== onyx ==
Design TM_ALU, start of the top module:
module TM_ALU (
    input  wire        clk,
    input  wire        reset,
    input  wire [7:0]  AvgTxLen,
    input  wire [7:0]  InstExed,
    input  wire [7:0]  CurTxLen,
    output wire [7:0]  AvgTxLen_new,
    output wire [7:0]  InstExed_new
);
For scale: ~1200 cells after synthesis, roughly 64 flip-flops, about 42 I/O pins, ~9700 um^2 of cells after synthesis.
clock: 51.9 ns
lec_check: 0
cap_margin: 20
core_margin: 2
core_utilization: 31
gpl_timing_driven: 0
max_routing_layer: met4
setup_slack_margin: 1.07
slew_margin: 20
tns_end_percent: 75
run.sh (not shown) runs the stock make flow with config.mk's settings and CLKGATE_MAP_FILE=.
diff inputs: onyx => yarrow
- changing TNS_END_PERCENT from 75 to 15
- setting CELL_PAD_IN_SITES_GLOBAL_PLACEMENT to 1 for the first time
- setting PLACE_DENSITY to 0.64 for the first time
- changing GPL_TIMING_DRIVEN from 0 to 1
- setting MIN_ROUTING_LAYER to met2 for the first time
- changing CORE_MARGIN from 2 to 5
- setting CORE_ASPECT_RATIO to 1.43 for the first time
- changing CORE_UTILIZATION from 31 to 67
- setting CTS_CLUSTER_SIZE to 19 for the first time
- setting CTS_CLUSTER_DIAMETER to 322 for the first time
### Flow results
yarrow: aborted in global placement (3_3_place_gp) (tool error). Fraction of the core area occupied by cells at floorplan was higher in the run labelled yarrow. In the reports for yarrow and onyx, the smaller total die size belongs to yarrow. Between yarrow and onyx, it is yarrow whose core region area is lower, by about 54%.
What maple does differently from yarrow at the input level:
- removing SETUP_SLACK_MARGIN (formerly 1.07)
- removing GPL_TIMING_DRIVEN (formerly 1)
- removing TNS_END_PERCENT (formerly 15)
- removing CTS_CLUSTER_SIZE (formerly 19)
- removing CORE_ASPECT_RATIO (formerly 1.43)
- setting ABC_AREA to 1 for the first time
- changing CORE_UTILIZATION from 67 to 70
- removing PLACE_DENSITY (formerly 0.64)
- removing CELL_PAD_IN_SITES_GLOBAL_PLACEMENT (formerly 1)
- removing MAX_ROUTING_LAYER (formerly met4)
- removing CTS_CLUSTER_DIAMETER (formerly 322)
- changing CORE_MARGIN from 5 to 2
- removing MIN_ROUTING_LAYER (formerly met2)
- changing the clock period (ns, I/O delays scaled along) from 51.9 to 14.3
Results
Re chip area from the yosys synthesis statistics: maple and yarrow aren't equal, and the lower value belongs to yarrow. The log for maple ends in clock tree synthesis (4_1_cts) with error DPL-0038, so the run never completed. Xor-xnor portion of the synthesized cell area delta for maple relative to yarrow: 0.46 points higher. Row core area: maple lower / yarrow higher. Relative to yarrow, the simple-gate area share of the yosys netlist of maple is higher by 7.9 points.
## Diff of input files: lagoon against maple
- CTS_CLUSTER_SIZE newly set to 75
- SETUP_SLACK_MARGIN newly set to 3.74
- CORE_UTILIZATION changed from 70 to 72
### Flow results
In lagoon the horizontal die size turned out 1.4% lower than in maple. Looking at half-perimeter wire length after placement, lagoon sits about 7% above maple. Number of placed instances with taps included ended up 16 lower on lagoon than on maple. Die area | lagoon < maple. From lagoon to maple, total cell area reported by yosys after synthesis did not move at all. Diff lagoon and maple: initial core utilization higher in lagoon. Area fraction in compound gates: lagoon vs maple identical. Area of the placeable core, lagoon and maple: higher on maple. The log for lagoon ends in clock tree synthesis (4_1_cts) with error DPL-0038, so the run never completed.


## run C
Starting RTL as in the previous note.
Settings: LEC_CHECK=0, CAP_MARGIN=20, CORE_MARGIN=2, CORE_UTILIZATION=72, CTS_CLUSTER_DIAMETER=354, CTS_CLUSTER_SIZE=22, HOLD_SLACK_MARGIN=0.29, MAX_ROUTING_LAYER=met4, SETUP_SLACK_MARGIN=-1.24, SLEW_MARGIN=20; clock period 16.3 ns.
Run C: it failed during 4_1_cts, and the tool reported DPL-0038.
## Diff of input files: run E against run C
Settings: CTS_CLUSTER_DIAMETER no longer set, was 354; HOLD_SLACK_MARGIN no longer set, was 0.29; SETUP_SLACK_MARGIN no longer set, was -1.24; ABC_AREA now 1, previously not set; CTS_CLUSTER_SIZE no longer set, was 22; MAX_ROUTING_LAYER no longer set, was met4; the clock period (ns, I/O delays scaled along) now 43.8, was 16.3.
--- outcome ---
Between run C and run E, number of distinct library cell variants in the gate-level netlist after synthesis decreased.
Compared with run C, floorplan core area in run E increased slightly.
The die footprint in run E sits 2.7% above the value recorded for run C.
Run E finished every step from synthesis to the final layout, and the layout passed the timing, DRC and antenna checks.
Average size of a mapped cell, run E and run C, lower one = run E.
Run E ended up with simple AND/OR/NAND/NOR gates as its largest family of logic cells by area; run C ended up with adder cells.


Setup of quartz:
The RTL this note starts from:
==> flow/design.v <==
module TM_ALU (
    input  wire        clk,
    input  wire        reset,
    input  wire [7:0]  AvgTxLen,
    input  wire [7:0]  InstExed,
    input  wire [7:0]  CurTxLen,
    output wire [7:0]  AvgTxLen_new,
    output wire [7:0]  InstExed_new
);
    reg [15:0] mac_result;  
    reg [7:0]  inc_result;
    reg [15:0] mac_reg;     
    reg [7:0]  inc_reg;      
    reg [7:0]  AvgTxLen_reg;  
    always @(posedge clk) begin
        if (reset) begin
            mac_reg      <= 0;
            inc_reg      <= 0;
            AvgTxLen_reg <= 0;
        end else begin
            mac_result     <= AvgTxLen * InstExed;
            mac_reg      <= mac_result + CurTxLen;
            inc_result     <= InstExed + 1;
            inc_reg      <= inc_result;
            AvgTxLen_reg <= AvgTxLen;  
        end
    end
    reg [7:0] AvgTxLen_new_reg;
    always @(posedge clk) begin
        if (reset) begin
            AvgTxLen_new_reg <= 0;
        end else begin
            if (inc_reg == 0) begin  
                AvgTxLen_new_reg <= 0;
            end else begin
                AvgTxLen_new_reg <= mac_reg / inc_reg;
            end
        end
    end
    assign AvgTxLen_new  = AvgTxLen_new_reg;
    assign InstExed_new = (reset) ? 8'b0 : AvgTxLen_reg;  
endmodule
==> flow/config.mk <==
export PLATFORM = sky130hd
export DESIGN_NAME = TM_ALU
export DESIGN_NICKNAME = TM_ALU
export VERILOG_FILES = /design/flow/design.v
export SDC_FILE = /design/flow/constraint.sdc
export NUM_CORES = 4
export LEC_CHECK = 0
export ABC_AREA = 0
export CAP_MARGIN = 5
export CORE_ASPECT_RATIO = 1.74
export CORE_MARGIN = 7
export CORE_UTILIZATION = 40
export CTS_CLUSTER_DIAMETER = 346
export CTS_CLUSTER_SIZE = 17
export GPL_TIMING_DRIVEN = 0
export HOLD_SLACK_MARGIN = -0.09
export PLACE_DENSITY_LB_ADDON = 0.01
export SLEW_MARGIN = 20
export TNS_END_PERCENT = 35
==> flow/constraint.sdc <==
create_clock -name core_clock -period 30.0 [get_ports {clk}]
set_input_delay 6.0000 -clock core_clock [delete_from_list [all_inputs] [get_ports {clk}]]
set_output_delay 6.0000 -clock core_clock [all_outputs]
set_load 0.01 [all_outputs]
quartz was carried through to the last stage, and its layout satisfied the timing, DRC and antenna checks.
diff inputs: quartz => cedar
# quartz
export LEC_CHECK = 0
export ABC_AREA = 0
export CAP_MARGIN = 5
export CORE_ASPECT_RATIO = 1.74
export CORE_MARGIN = 7
export CORE_UTILIZATION = 40
export CTS_CLUSTER_DIAMETER = 346
export CTS_CLUSTER_SIZE = 17
export GPL_TIMING_DRIVEN = 0
export HOLD_SLACK_MARGIN = -0.09
export PLACE_DENSITY_LB_ADDON = 0.01
export SLEW_MARGIN = 20
export TNS_END_PERCENT = 35
create_clock -name core_clock -period 30.0 [get_ports {clk}]
# cedar
export LEC_CHECK = 0
export CAP_MARGIN = 20
export CORE_MARGIN = 2
export CORE_UTILIZATION = 17
export SLEW_MARGIN = 20
create_clock -name core_clock -period 29.0 [get_ports {clk}]
## What came out
- [compare] base=quartz new=cedar: amount of wire on met3 after detailed routing has increased, total number of vias has increased, non-clock buffer count has decreased.
- cedar was carried through to the last stage, and its layout satisfied the timing, DRC and antenna checks.
- The final layout from quartz, which completed every stage, passed the timing, DRC and antenna checks at the end of the flow.
For raven, these inputs were changed with respect to cedar:
# cedar
export LEC_CHECK = 0
export CAP_MARGIN = 20
export CORE_MARGIN = 2
export CORE_UTILIZATION = 17
export SLEW_MARGIN = 20
create_clock -name core_clock -period 29.0 [get_ports {clk}]
# raven
export LEC_CHECK = 0
export ABC_AREA = 1
export CAP_MARGIN = 20
export CORE_MARGIN = 2
export CORE_UTILIZATION = 72
export PLACE_DENSITY = 0.82
export SLEW_MARGIN = 20
create_clock -name core_clock -period 14.3 [get_ports {clk}]
raven | ERROR | clock tree synthesis. Lower and-or/or-and share of the synthesized area goes to raven over cedar. raven — die area 75% lower, cedar as reference. From cedar to raven the numbers moved as follows: pre-CTS setup slack dropped 10860 ps; core utilization before placement climbed 57 points; distinct cell type count after synthesis dropped 37%. Going from cedar to raven, sequential fraction of the synthesis area shrinks by 0.43 points. Going from cedar to raven, cell area after synthesis grew by a few percent. Delta(average cell area after synthesis, raven - cedar) < 0. Summary of raven over cedar: die boundary height went down 50%; summed standard-cell area reported by yosys went up by about 2.8%; XOR/XNOR share of the synthesized area up 0.46 points.
